==> job 5381: inputs <==
## conv_top
module conv_top (
   input  logic         clk,
   input  logic         rst,
   input  logic [511:0] image,
   input  logic [71:0]  kernel,
   output logic [287:0] conv_out,
   output logic         layer_done_out
);
clock: 5.96 ns
lec_check: 0
cap_margin: 20
core_margin: 2
core_utilization: 72
cts_cluster_diameter: 230
max_routing_layer: met4
place_density_lb_addon: 0.0
setup_slack_margin: 1.74
slew_margin: 20
tns_end_percent: 5
run.sh (not shown) runs the stock make flow with config.mk's settings and CLKGATE_MAP_FILE=.
==> inputs of job 7540, as changes to job 5381 <==
CORE_UTILIZATION = 65   (was 72)
CTS_CLUSTER_DIAMETER = not set   (was 230)
CTS_CLUSTER_SIZE = 46   (was not set)
MAX_ROUTING_LAYER = not set   (was met4)
PLACE_DENSITY = 0.6   (was not set)
PLACE_DENSITY_LB_ADDON = not set   (was 0.0)
SETUP_SLACK_MARGIN = not set   (was 1.74)
TNS_END_PERCENT = not set   (was 5)
==> flow/constraint.sdc (replaced) <==
create_clock -name core_clock -period 8.97 [get_ports {clk}]
set_input_delay 1.7940 -clock core_clock [delete_from_list [all_inputs] [get_ports {clk}]]
set_output_delay 1.7940 -clock core_clock [all_outputs]
set_load 0.01 [all_outputs]
==> inputs of job 7052, as changes to job 5381 <==
CELL_PAD_IN_SITES_DETAIL_PLACEMENT = 0   (was not set)
CORE_ASPECT_RATIO = 0.63   (was not set)
CORE_UTILIZATION = 57   (was 72)
CTS_CLUSTER_DIAMETER = not set   (was 230)
CTS_CLUSTER_SIZE = 59   (was not set)
GPL_ROUTABILITY_DRIVEN = 1   (was not set)
MAX_ROUTING_LAYER = met5   (was met4)
PLACE_DENSITY_LB_ADDON = not set   (was 0.0)
SETUP_SLACK_MARGIN = 1.1   (was 1.74)
==> flow/constraint.sdc (replaced) <==
create_clock -name core_clock -period 5.84 [get_ports {clk}]
set_input_delay 1.1680 -clock core_clock [delete_from_list [all_inputs] [get_ports {clk}]]
set_output_delay 1.1680 -clock core_clock [all_outputs]
set_load 0.01 [all_outputs]
==> flow_metrics.rpt <==
RUN METRICS
----------------------------------------------------
[Die]
  Area of the core ........................ 93200 µm²
  Effective utilization at floorplan ........................ 0.655

[Outcome]
  Layout check fault list .................... setup timing
  Result of the run ........................ finished with violations

[GRT]
  Met2 global-route usage ........................ 0.776

[Timing]
  Setup slack of the critical path after layout ........................ -1240 ps
  Number of failing setup endpoints in the final timing report ........................ 8

[CTS]
  Number of instances resized during post-cts repair ........................ 60

----------------------------------------------------
-- figures above: job 7540

==> flow_metrics.rpt <==
PHYSICAL IMPLEMENTATION REPORT
----------------------------------------------------
[Die]
  Effective utilization at floorplan ........................ 0.728

[Outcome]
  Step where the flow halted ........................ global routing
  Result of the run ........................ stopped before the end
  Tool error ........................ [ERROR GRT-0116] Global routing finished with congestion. Check the congestion regions in the DRC Viewer.

----------------------------------------------------
-- figures above: job 5381

==> flow_metrics.rpt <==
RUN METRICS
----------------------------------------------------
[Outcome]
  Result of the run ........................ finished with violations
  Layout check fault list .................... setup timing

[Timing]
  Number of failing setup endpoints in the final timing report ........................ 192
  Setup slack of the critical path after layout ........................ -4210 ps

[Die]
  Area of the core ........................ around 110000 µm²
  Effective utilization at floorplan ........................ 0.574

[Placement]
  Worst setup slack after placement ........................ -4080 ps

[GRT]
  Met2 global-route usage ........................ 0.601

----------------------------------------------------
-- figures above: job 7052


==> inputs of job 8579 <==
==> flow/design.v <==
module convolve #(parameter KERNEL_SIZE = 9,
                  parameter DATA_WIDTH  = 8,
                  parameter KDATA_WIDTH = 8,
                  parameter ACTIVATION  = "RELU")
(
   input  logic                   clk,
   input  logic                   rst,
   input  logic                   en_convolve,
   input  logic [0:KERNEL_SIZE-1] [DATA_WIDTH-1:0] image,
   input  logic [0:KERNEL_SIZE-1][KDATA_WIDTH-1:0] kernel,  
   output logic  [DATA_WIDTH-1:0] feature_map,
   output logic                   feature_out
);
function [DATA_WIDTH-1:0] activation;
   input [DATA_WIDTH+KDATA_WIDTH+$clog2(KERNEL_SIZE)-1:0] weighted_inputs;
   begin
      case(ACTIVATION)
         "RELU": begin
            if (weighted_inputs[DATA_WIDTH+KDATA_WIDTH+$clog2(KERNEL_SIZE)-1]) activation = 0;  
            else activation = weighted_inputs[DATA_WIDTH+KDATA_WIDTH-2-1:KDATA_WIDTH-2];      
         end
         "SIGNUM": begin
            if (weighted_inputs[DATA_WIDTH+KDATA_WIDTH+$clog2(KERNEL_SIZE)-1]) activation = 0;  
            else activation = {DATA_WIDTH{1'b1}};
         end
         default: activation = 'h0;
      endcase
   end
endfunction
function [KDATA_WIDTH-1:0] twos_compl;
   input [KDATA_WIDTH-1:0] kernel;
   twos_compl = (~kernel) + 1;
endfunction
logic en_convolve_q;
logic [0:KERNEL_SIZE-1][DATA_WIDTH+KDATA_WIDTH-1:0] feat_mult_c;
logic [0:KERNEL_SIZE-1][DATA_WIDTH+KDATA_WIDTH-1:0] feat_mult_q;
logic [DATA_WIDTH+KDATA_WIDTH+$clog2(KERNEL_SIZE)-1:0] feature_map_c;
logic [0:KERNEL_SIZE-1][KDATA_WIDTH-1:0] kernel_abs;
always_comb begin
   for (int i=0;i<KERNEL_SIZE; i=i+1) begin
      kernel_abs[i] = kernel[i][KDATA_WIDTH-1] ? twos_compl(kernel[i]) : kernel[i];  
   end
end
always_comb begin
   feat_mult_c = 'h0;
   for (int i=0; i<KERNEL_SIZE; i=i+1) begin
      feat_mult_c[i][DATA_WIDTH+KDATA_WIDTH-1]     = kernel[i][KDATA_WIDTH-1];                 
      feat_mult_c[i][DATA_WIDTH+KDATA_WIDTH-2:0]   = image[i]*kernel_abs[i][KDATA_WIDTH-2:0];  
   end
end
always_comb begin
   feature_map_c = 'h0;
   for (int i=0; i<KERNEL_SIZE; i=i+1) begin
      feature_map_c = feat_mult_q[i][DATA_WIDTH+KDATA_WIDTH-1] ? feature_map_c - feat_mult_q[i][DATA_WIDTH+KDATA_WIDTH-2:0]:  
                                                                 feature_map_c + feat_mult_q[i][DATA_WIDTH+KDATA_WIDTH-2:0];   
   end
end
always_ff@(posedge clk) begin
   en_convolve_q <= en_convolve;
end
always_ff@(posedge clk, negedge rst) begin
   if (~rst) begin
      feat_mult_q <= 'h0;
      feature_map <= 'h0;
      feature_out <= 1'b0;
   end
   else begin
      if (en_convolve) begin
         feat_mult_q <= feat_mult_c;
      end
      if (en_convolve_q) begin
         feature_map <= activation(feature_map_c);  
         feature_out <= 1'b1;
      end else begin
         feature_map <= 'h0;
         feature_out <= 1'b0;
      end
   end
end
endmodule
module conv_layer # (parameter KERNEL_SIZE = 3,
                     parameter IMGCOL      = 8,
                     parameter IMGROW      = 8,
                     parameter DATA_WIDTH  = 8,
                     parameter KDATA_WIDTH = 8,
                     parameter ACTIVATION  = "RELU")
(
   input  logic                   clk,
   input  logic                   rst,
   input  logic [0:IMGROW-1][0:IMGCOL-1][DATA_WIDTH-1:0]  image,
   input  logic [0:KERNEL_SIZE-1][0:KERNEL_SIZE-1][KDATA_WIDTH-1:0] kernel,   
   output logic [0:IMGROW-KERNEL_SIZE][0:IMGCOL-KERNEL_SIZE][DATA_WIDTH-1:0]  conv_out,
   output logic                   layer_done_out
);
localparam PAD_SIZE = (KERNEL_SIZE-1)/2;
logic [0:KERNEL_SIZE*KERNEL_SIZE-1][DATA_WIDTH-1:0]  img_window;
logic [0:KERNEL_SIZE*KERNEL_SIZE-1][KDATA_WIDTH-1:0] ker_window;
logic [$clog2(IMGCOL)-1:0] col;
logic [$clog2(IMGROW+1)-1:0] row;
logic [$clog2(IMGCOL-KERNEL_SIZE):0] out_col;
logic [$clog2(IMGROW-KERNEL_SIZE):0] out_row;
logic en_convolve, layer_conv_done, feature_out;
logic [DATA_WIDTH-1:0]  activated_feature;
always_ff@(posedge clk or negedge rst) begin
   if (~rst) begin
      row <= 'h0;
      col <= 'h0;
      layer_conv_done <= 1'b0;
   end
   else begin
      if (row == IMGROW) begin
         row <= 'h0;
         col <= 'h0;
         layer_conv_done <= 1'b1;
      end else if (col==IMGCOL-1) begin
         row <= row+'h1;
         col <= 'h0;
      end else begin
         col <= col+'h1;
         layer_conv_done <= 1'b0;
      end
   end
end
assign layer_done_out = layer_conv_done;
always_comb begin
   for (int i=0; i<KERNEL_SIZE; i=i+1) begin  
      for (int j=0; j<KERNEL_SIZE; j=j+1) begin   
         ker_window[i*KERNEL_SIZE+j] = kernel[i][j];
      end
   end
end
always_ff@(posedge clk or negedge rst) begin
   if (~rst) begin
      img_window  <= 'h0;
      en_convolve <= 1'b0;
   end else begin
      if (row>PAD_SIZE-1 && row<IMGROW-PAD_SIZE &&   
          col>PAD_SIZE-1 && col<IMGCOL-PAD_SIZE)    
      begin
         en_convolve <= 1'b1;
         for (int i=0; i<KERNEL_SIZE; i=i+1) begin  
            for (int j=0; j<KERNEL_SIZE; j=j+1) begin   
               img_window[i*KERNEL_SIZE+j] <= image[row-PAD_SIZE+i][col-PAD_SIZE+j];
            end
         end
      end else begin
         en_convolve <= 1'b0;
         img_window  <= 'h0;
      end
   end
end
convolve #(
   .KERNEL_SIZE (KERNEL_SIZE*KERNEL_SIZE),
   .DATA_WIDTH  (DATA_WIDTH),
   .KDATA_WIDTH (KDATA_WIDTH),
   .ACTIVATION  (ACTIVATION)
) u_convolve (
   .clk          (clk),
   .rst          (rst),
   .en_convolve  (en_convolve),
   .image        (img_window),
   .kernel       (ker_window),
   .feature_map  (activated_feature),
   .feature_out  (feature_out)
);
always_ff@(posedge clk or negedge rst) begin
   if (~rst) begin
      out_row <= 'h0;
      out_col <= 'h0;
   end
   else if (feature_out || layer_conv_done) begin
      if (out_row == IMGROW-KERNEL_SIZE+1 || layer_conv_done) begin
         out_row <= 'h0;
         out_col <= 'h0;
      end else if (out_col==IMGCOL-KERNEL_SIZE) begin
         out_row <= out_row+'h1;
         out_col <= 'h0;
      end else begin
         out_col <= out_col+'h1;
      end
   end
end
always_ff@(posedge clk or negedge rst) begin
   if (~rst) begin
      conv_out <= 'h0;
   end else if (out_row <= IMGROW-KERNEL_SIZE && out_col <= IMGCOL-KERNEL_SIZE) begin
      conv_out[out_row][out_col] <= activated_feature;
   end
end
endmodule
module conv_top (
   input  logic         clk,
   input  logic         rst,
   input  logic [511:0] image,
   input  logic [71:0]  kernel,
   output logic [287:0] conv_out,
   output logic         layer_done_out
);
logic [0:7][0:7][7:0] image_a;
logic [0:2][0:2][7:0] kernel_a;
logic [0:5][0:5][7:0] conv_out_a;
always_comb begin
   for (int r=0; r<8; r++)
      for (int c=0; c<8; c++)
         image_a[r][c] = image[(r*8+c)*8 +: 8];
   for (int i=0; i<3; i++)
      for (int j=0; j<3; j++)
         kernel_a[i][j] = kernel[(i*3+j)*8 +: 8];
   for (int r=0; r<6; r++)
      for (int c=0; c<6; c++)
         conv_out[(r*6+c)*8 +: 8] = conv_out_a[r][c];
end
conv_layer #(
   .KERNEL_SIZE (3),
   .IMGCOL      (8),
   .IMGROW      (8),
   .DATA_WIDTH  (8),
   .KDATA_WIDTH (8),
   .ACTIVATION  ("RELU")
) u_conv_layer (
   .clk            (clk),
   .rst            (rst),
   .image          (image_a),
   .kernel         (kernel_a),
   .conv_out       (conv_out_a),
   .layer_done_out (layer_done_out)
);
endmodule
==> flow/run.sh <==
#!/bin/bash
# the make line also repeats each setting of config.mk as NAME=value (left out here)
make -C /OpenROAD-flow-scripts/flow DESIGN_CONFIG=/design/flow/config.mk WORK_HOME=/design/flow/orfs CLKGATE_MAP_FILE= finish
==> flow/config.mk <==
export PLATFORM = sky130hd
export DESIGN_NAME = conv_top
export DESIGN_NICKNAME = conv_top
export VERILOG_FILES = /design/flow/design.v
export SDC_FILE = /design/flow/constraint.sdc
export NUM_CORES = 4
export LEC_CHECK = 0
export CAP_MARGIN = 20
export CELL_PAD_IN_SITES_DETAIL_PLACEMENT = 0
export CORE_ASPECT_RATIO = 1.29
export CORE_MARGIN = 2
export CORE_UTILIZATION = 58
export CTS_CLUSTER_SIZE = 59
export GPL_ROUTABILITY_DRIVEN = 1
export MAX_ROUTING_LAYER = met4
export SETUP_SLACK_MARGIN = 0.27
export SLEW_MARGIN = 20
export TNS_END_PERCENT = 5
==> flow/constraint.sdc <==
create_clock -name core_clock -period 5.84 [get_ports {clk}]
set_input_delay 1.1680 -clock core_clock [delete_from_list [all_inputs] [get_ports {clk}]]
set_output_delay 1.1680 -clock core_clock [all_outputs]
set_load 0.01 [all_outputs]
==> job 224: changes against job 8579 <==
Settings changed: CELL_PAD_IN_SITES_DETAIL_PLACEMENT 0 to unset, CORE_ASPECT_RATIO 1.29 to 1.87, CORE_UTILIZATION 58 to 66, CTS_CLUSTER_DIAMETER set to 216, CTS_CLUSTER_SIZE 59 to 50, GPL_ROUTABILITY_DRIVEN 1 to unset, HOLD_SLACK_MARGIN set to 0.29, MAX_ROUTING_LAYER met4 to unset, MIN_ROUTING_LAYER set to met2, PLACE_DENSITY_LB_ADDON set to 0.29, SETUP_SLACK_MARGIN 0.27 to -0.79, TNS_END_PERCENT 5 to 25.
==> flow/constraint.sdc (replaced) <==
create_clock -name core_clock -period 11.0 [get_ports {clk}]
set_input_delay 2.2000 -clock core_clock [delete_from_list [all_inputs] [get_ports {clk}]]
set_output_delay 2.2000 -clock core_clock [all_outputs]
set_load 0.01 [all_outputs]
==> job 2096: changes against job 8579 <==
Settings changed: CELL_PAD_IN_SITES_DETAIL_PLACEMENT 0 to unset, CORE_ASPECT_RATIO 1.29 to unset, CORE_UTILIZATION 58 to 33, CTS_CLUSTER_SIZE 59 to unset, GPL_ROUTABILITY_DRIVEN 1 to unset, MAX_ROUTING_LAYER met4 to unset, PLACE_DENSITY set to 0.6, SETUP_SLACK_MARGIN 0.27 to unset, TNS_END_PERCENT 5 to unset.
==> flow/constraint.sdc (replaced) <==
create_clock -name core_clock -period 10.4 [get_ports {clk}]
set_input_delay 2.0800 -clock core_clock [delete_from_list [all_inputs] [get_ports {clk}]]
set_output_delay 2.0800 -clock core_clock [all_outputs]
set_load 0.01 [all_outputs]
==> summary of the runs <==
- Between job 8579 and job 2096, the lower register-to-register slack is in job 8579 (gap 4700 ps).
- Between job 2096 and job 8579, the lower design area is in job 2096 (gap about 8%, measured against job 8579).
- In synthesized cell count, job 224 and job 2096 do not differ.
- Flip-flop count is the same in job 2096 and job 8579.
- Job 8579 finished but failed the layout checks on capacitance limit, slew limit, setup timing. Job 224 stopped in global routing. Job 2096 passed the timing, design-rule and antenna checks.
- Area after synthesis is the same in job 224 and job 8579.
